==> inputs of job 9428 <==
// complex_mean_square
module complex_mean_square (
    input wire i_clk,
    input wire i_arst,
    input wire i_en,
    input wire [2:0] i_log2_samples,
    input wire        i_valid,
    input wire [31:0] i_y,
    input wire [31:0] i_y_hat,
    output reg        o_valid,
    output reg [63:0] o_data
);
    wire [31:0] y_diff_w;
    wire [63:0] sq_diff_complex_w;
    wire        sq_diff_valid_w;
    wire [63:0] sum_res_w;
    wire [8:0]  num_samples_w = 1 << i_log2_samples;
    reg [8:0]  sample_rx_cnt_r;
    reg [8:0]  sample_proc_cnt_r;
    reg [1:0]  state_r, next_state_r;
    localparam S_IDLE      = 2'b00;
    localparam S_INIT      = 2'b01;
    localparam S_COMPUTING = 2'b10;
    localparam S_FINALIZE  = 2'b11;
    complex_adder_subtractor #(.WIDTH(32)) y_difference_module (
        .a(i_y),
        .b(i_y_hat),
        .addNotSub(1'b0),
        .result(y_diff_w)
    );
    complex_multiplier cpow_calculator (
        .a(y_diff_w),
  ...
Settings: LEC_CHECK=0, CAP_MARGIN=30, CORE_MARGIN=2, CORE_UTILIZATION=72, CTS_CLUSTER_SIZE=49, HOLD_SLACK_MARGIN=0.02, PLACE_DENSITY_LB_ADDON=0.26, SETUP_SLACK_MARGIN=-0.77, SLEW_MARGIN=20; clock period 9.9 ns.
run.sh (not shown) runs the stock make flow with config.mk's settings and CLKGATE_MAP_FILE=.
==> job 1300: changes against job 9428 <==
==> flow/config.mk (replaced) <==
export PLATFORM = sky130hd
export DESIGN_NAME = complex_mean_square
export DESIGN_NICKNAME = complex_mean_square
export VERILOG_FILES = /design/flow/design.v
export SDC_FILE = /design/flow/constraint.sdc
export NUM_CORES = 4
export LEC_CHECK = 0
export CAP_MARGIN = 20
export CORE_MARGIN = 2
export CORE_UTILIZATION = 72
export CTS_CLUSTER_SIZE = 98
export SLEW_MARGIN = 20
export TNS_END_PERCENT = 10
==> flow/constraint.sdc (replaced) <==
create_clock -name core_clock -period 9.82 [get_ports {i_clk}]
set_input_delay 1.9640 -clock core_clock [delete_from_list [all_inputs] [get_ports {i_clk}]]
set_output_delay 1.9640 -clock core_clock [all_outputs]
set_load 0.01 [all_outputs]
==> summary of the runs <==
- In synthesized cell count, job 1300 and job 9428 do not differ.
- In area after synthesis, job 1300 and job 9428 do not differ.
- In die size, job 9428 and job 1300 do not differ.
- Job 9428 died in global routing with GRT-0232. Job 1300 finished but fails on negative setup slack.
==> figures <==
quantity	job 1300	job 9428
Detailed placer's ending HPWL	98200 µm	101000 µm
Maximum level of the CTS H-tree	3	3
Cell area after placement	0.0440 mm²	0.0439 mm²
Post-CTS setup repair buffer count	27	37
# resized after CTS	117	136
Sequential fraction of the synthesis area	5.91%	5.91%
Placed Instances	5387	5363
Cell type contributing the most total cell area after synthesis	fa_1	fa_1
Root Buffer Master	clkbuf_16	clkbuf_16
Post-placement setup slack	-2.23 ns	-2.31 ns
Outcome	failed layout checks	did not finish
Last stage reached	-	global routing
Violated checks	negative setup slack	-
Cell count listed in synth_stat.txt	4072	4072
CTS Sinks	87	87
Final RePlAce weighted congestion	0.990	0.989

========
==> job 1808 <==
==> flow/design.v <==
module complex_adder_subtractor #(
    parameter WIDTH=32
) (
    input [WIDTH-1:0] a,
    input [WIDTH-1:0] b,
    input addNotSub,
    output reg [WIDTH-1:0] result
);
    always @(*) begin
        if (addNotSub) begin
            result[WIDTH-1:WIDTH/2] = a[WIDTH-1:WIDTH/2] + b[WIDTH-1:WIDTH/2];
            result[WIDTH/2-1:0] = a[WIDTH/2-1:0] + b[WIDTH/2-1:0];
        end else begin
            result[WIDTH-1:WIDTH/2] = a[WIDTH-1:WIDTH/2] - b[WIDTH-1:WIDTH/2];
            result[WIDTH/2-1:0] = a[WIDTH/2-1:0] - b[WIDTH/2-1:0];
        end
    end
endmodule
module complex_multiplier #(
    parameter WIDTH=32
) (
    input [WIDTH-1:0] a,
    input [WIDTH-1:0] b,
    output [2*WIDTH-1:0] result
);
    wire signed [WIDTH-1:0] a_real = { {(WIDTH/2+1){a[WIDTH/2-1]}}, a[WIDTH/2-1:0] };
    wire signed [WIDTH-1:0] b_real = { {(WIDTH/2+1){b[WIDTH/2-1]}}, b[WIDTH/2-1:0] };
    wire signed [WIDTH-1:0] a_img = { {(WIDTH/2+1){a[WIDTH-1]}}, a[WIDTH-1:WIDTH/2] };
    wire signed [WIDTH-1:0] b_img = { {(WIDTH/2+1){b[WIDTH-1]}}, b[WIDTH-1:WIDTH/2] };
    wire signed [WIDTH-1:0] result_real = a_real * b_real - a_img * b_img;
    wire signed [WIDTH-1:0] result_img = a_real * b_img + a_img * b_real;
    assign result[WIDTH-1:0] = result_real;
    assign result[2*WIDTH-1:WIDTH] = result_img;
endmodule
module complex_mean_square (
    input wire i_clk,
    input wire i_arst,
    input wire i_en,
    input wire [2:0] i_log2_samples,
    input wire        i_valid,
    input wire [31:0] i_y,
    input wire [31:0] i_y_hat,
    output reg        o_valid,
    output reg [63:0] o_data
);
    wire [31:0] y_diff_w;
    wire [63:0] sq_diff_complex_w;
    wire        sq_diff_valid_w;
    wire [63:0] sum_res_w;
    wire [8:0]  num_samples_w = 1 << i_log2_samples;
    reg [8:0]  sample_rx_cnt_r;
    reg [8:0]  sample_proc_cnt_r;
    reg [1:0]  state_r, next_state_r;
    localparam S_IDLE      = 2'b00;
    localparam S_INIT      = 2'b01;
    localparam S_COMPUTING = 2'b10;
    localparam S_FINALIZE  = 2'b11;
    complex_adder_subtractor #(.WIDTH(32)) y_difference_module (
        .a(i_y),
        .b(i_y_hat),
        .addNotSub(1'b0),
        .result(y_diff_w)
    );
    complex_multiplier cpow_calculator (
        .a(y_diff_w),
        .b(y_diff_w),
        .result(sq_diff_complex_w)
    );
    assign sq_diff_valid_w = i_valid;
    complex_adder_subtractor #(.WIDTH(64)) square_sum (
        .a(o_data),  
        .b(sq_diff_complex_w),
        .addNotSub(1'b1),
        .result(sum_res_w)
    );
    always @(posedge i_clk or posedge i_arst) begin
        if (i_arst)
            state_r <= S_IDLE;
        else
            state_r <= next_state_r;
    end
    always @(*) begin
        next_state_r = state_r;
        case (state_r)
            S_IDLE:      if (i_en) next_state_r = S_INIT;
            S_INIT:      next_state_r = S_COMPUTING;
            S_COMPUTING: if (sample_rx_cnt_r == num_samples_w && sample_proc_cnt_r == num_samples_w)
                             next_state_r = S_FINALIZE;
            S_FINALIZE:  next_state_r = S_IDLE;
            default:     next_state_r = S_IDLE;
        endcase
    end
    always @(posedge i_clk or posedge i_arst) begin
        if (i_arst) begin
            o_valid           <= 1'b0;
            o_data            <= 64'b0;
            sample_rx_cnt_r   <= 9'b0;
            sample_proc_cnt_r <= 9'b0;
        end else begin
            o_valid <= 1'b0;  
            case (state_r)
                S_INIT: begin
                    o_data            <= 64'b0;
                    sample_rx_cnt_r   <= 9'b0;
                    sample_proc_cnt_r <= 9'b0;
                end
                S_COMPUTING: begin
                    sample_rx_cnt_r <= sample_rx_cnt_r;
                    sample_proc_cnt_r <= sample_proc_cnt_r;
                    if (i_valid && sample_rx_cnt_r < num_samples_w) begin
                        sample_rx_cnt_r <= sample_rx_cnt_r + 1;
                    end
                    if (sq_diff_valid_w && !(sample_proc_cnt_r == num_samples_w)) begin
                        sample_proc_cnt_r <= sample_proc_cnt_r + 1;
                        o_data <= sum_res_w;
                    end
                end
                S_FINALIZE: begin
					o_valid        <= 1'b1;  
					o_data[31:0]   <= $signed(o_data[31:0]) >>> i_log2_samples;
					o_data[63:32]  <= $signed(o_data[63:32]) >>> i_log2_samples;
                end
            endcase
        end
    end
endmodule
==> flow/run.sh <==
#!/bin/bash
# the make line also repeats each setting of config.mk as NAME=value (left out here)
make -C /OpenROAD-flow-scripts/flow DESIGN_CONFIG=/design/flow/config.mk WORK_HOME=/design/flow/orfs CLKGATE_MAP_FILE= finish
==> flow/config.mk <==
export PLATFORM = sky130hd
export DESIGN_NAME = complex_mean_square
export DESIGN_NICKNAME = complex_mean_square
export VERILOG_FILES = /design/flow/design.v
export SDC_FILE = /design/flow/constraint.sdc
export NUM_CORES = 4
export LEC_CHECK = 0
export CAP_MARGIN = 20
export CORE_MARGIN = 2
export CORE_UTILIZATION = 72
export HOLD_SLACK_MARGIN = -0.08
export MAX_ROUTING_LAYER = met4
export SETUP_SLACK_MARGIN = 1.41
export SLEW_MARGIN = 20
==> flow/constraint.sdc <==
create_clock -name core_clock -period 11.1 [get_ports {i_clk}]
set_input_delay 2.2200 -clock core_clock [delete_from_list [all_inputs] [get_ports {i_clk}]]
set_output_delay 2.2200 -clock core_clock [all_outputs]
set_load 0.01 [all_outputs]
==> job 2406: changes against job 1808 <==
CAP_MARGIN = 10   (was 20)
CTS_CLUSTER_DIAMETER = 166   (was default)
CTS_CLUSTER_SIZE = 99   (was default)
HOLD_SLACK_MARGIN = default   (was -0.08)
MAX_ROUTING_LAYER = default   (was met4)
SETUP_SLACK_MARGIN = 1.76   (was 1.41)
TNS_END_PERCENT = 5   (was default)
==> flow/constraint.sdc (replaced) <==
create_clock -name core_clock -period 7.29 [get_ports {i_clk}]
set_input_delay 1.4580 -clock core_clock [delete_from_list [all_inputs] [get_ports {i_clk}]]
set_output_delay 1.4580 -clock core_clock [all_outputs]
set_load 0.01 [all_outputs]
==> summary of the runs <==
- Job 1808 completed, yet does not pass: negative setup slack. Job 2406 finished but failed the layout checks on negative setup slack.
- Between job 2406 and job 1808, the lower clock-buffer cell count is in job 2406 (gap 1).
- In job 2406 the worst setup slack is worse than in job 1808, by 2.6 ns.
- In job 2406 the register-to-register slack is worse than in job 1808, by 3.6 ns.
- Flip-flop count is the same in job 2406 and job 1808.
- Area after synthesis is the same in job 2406 and job 1808.
- Synthesized cell count is the same in job 2406 and job 1808.
- In job 1808 the wire length is higher than in job 2406, by 9.5%.
- Between job 2406 and job 1808, the lower final area is in job 2406 (gap 0.55%, measured against job 1808).
- Between job 1808 and job 2406, the lower first-iteration DRC count is in job 2406 (gap 18%, measured against job 2406).
- In job 1808 the final cell count is smaller than in job 2406, by about 1.9%.
==> figures <==
Area after DPL: job 2406 44000 um2; job 1808 42800 um2
Metal3 WL: job 2406 15000 um; job 1808 19100 um
Cell total after placement: job 2406 5395; job 1808 5213
Worst slew margin: job 2406 27.9%; job 1808 31.7%
Slew @ Worst Pin: job 2406 1.08 ns; job 1808 1.02 ns
Worst path slowest cell: job 2406 sky130_fd_sc_hd__or4_4; job 1808 sky130_fd_sc_hd__fa_1
Buffers and inverters on the worst path: job 2406 9; job 1808 13
Layout Cell Area excl Fill: job 2406 45400 um2; job 1808 45700 um2
Sequential share of cell area: job 2406 4.80%; job 1808 4.78%
Area added between synthesis and finish: job 2406 23.2%; job 1808 23.8%
Final-layout clock buffer total: job 2406 9; job 1808 10
Number of nets in the finished design: job 2406 5976; job 1808 5859
Status: job 2406 failed layout checks; job 1808 failed layout checks
Layout check failures: job 2406 negative setup slack; job 1808 negative setup slack
Total Negative Setup Slacks: job 2406 -122.91 ns; job 1808 -9.07 ns
Wire per inst: job 2406 22.8 um; job 1808 25.5 um
Met1 GRT Util: job 2406 53.8%; job 1808 54.6%
Setup violation total in the final timing report: job 2406 52; job 1808 27
Number of vias after detailed routing: job 2406 33.5k; job 1808 34.3k
Skew final: job 2406 0.0173 ns; job 1808 0.0171 ns
Count of filler cells inserted in the layout: job 2406 2236; job 1808 2113
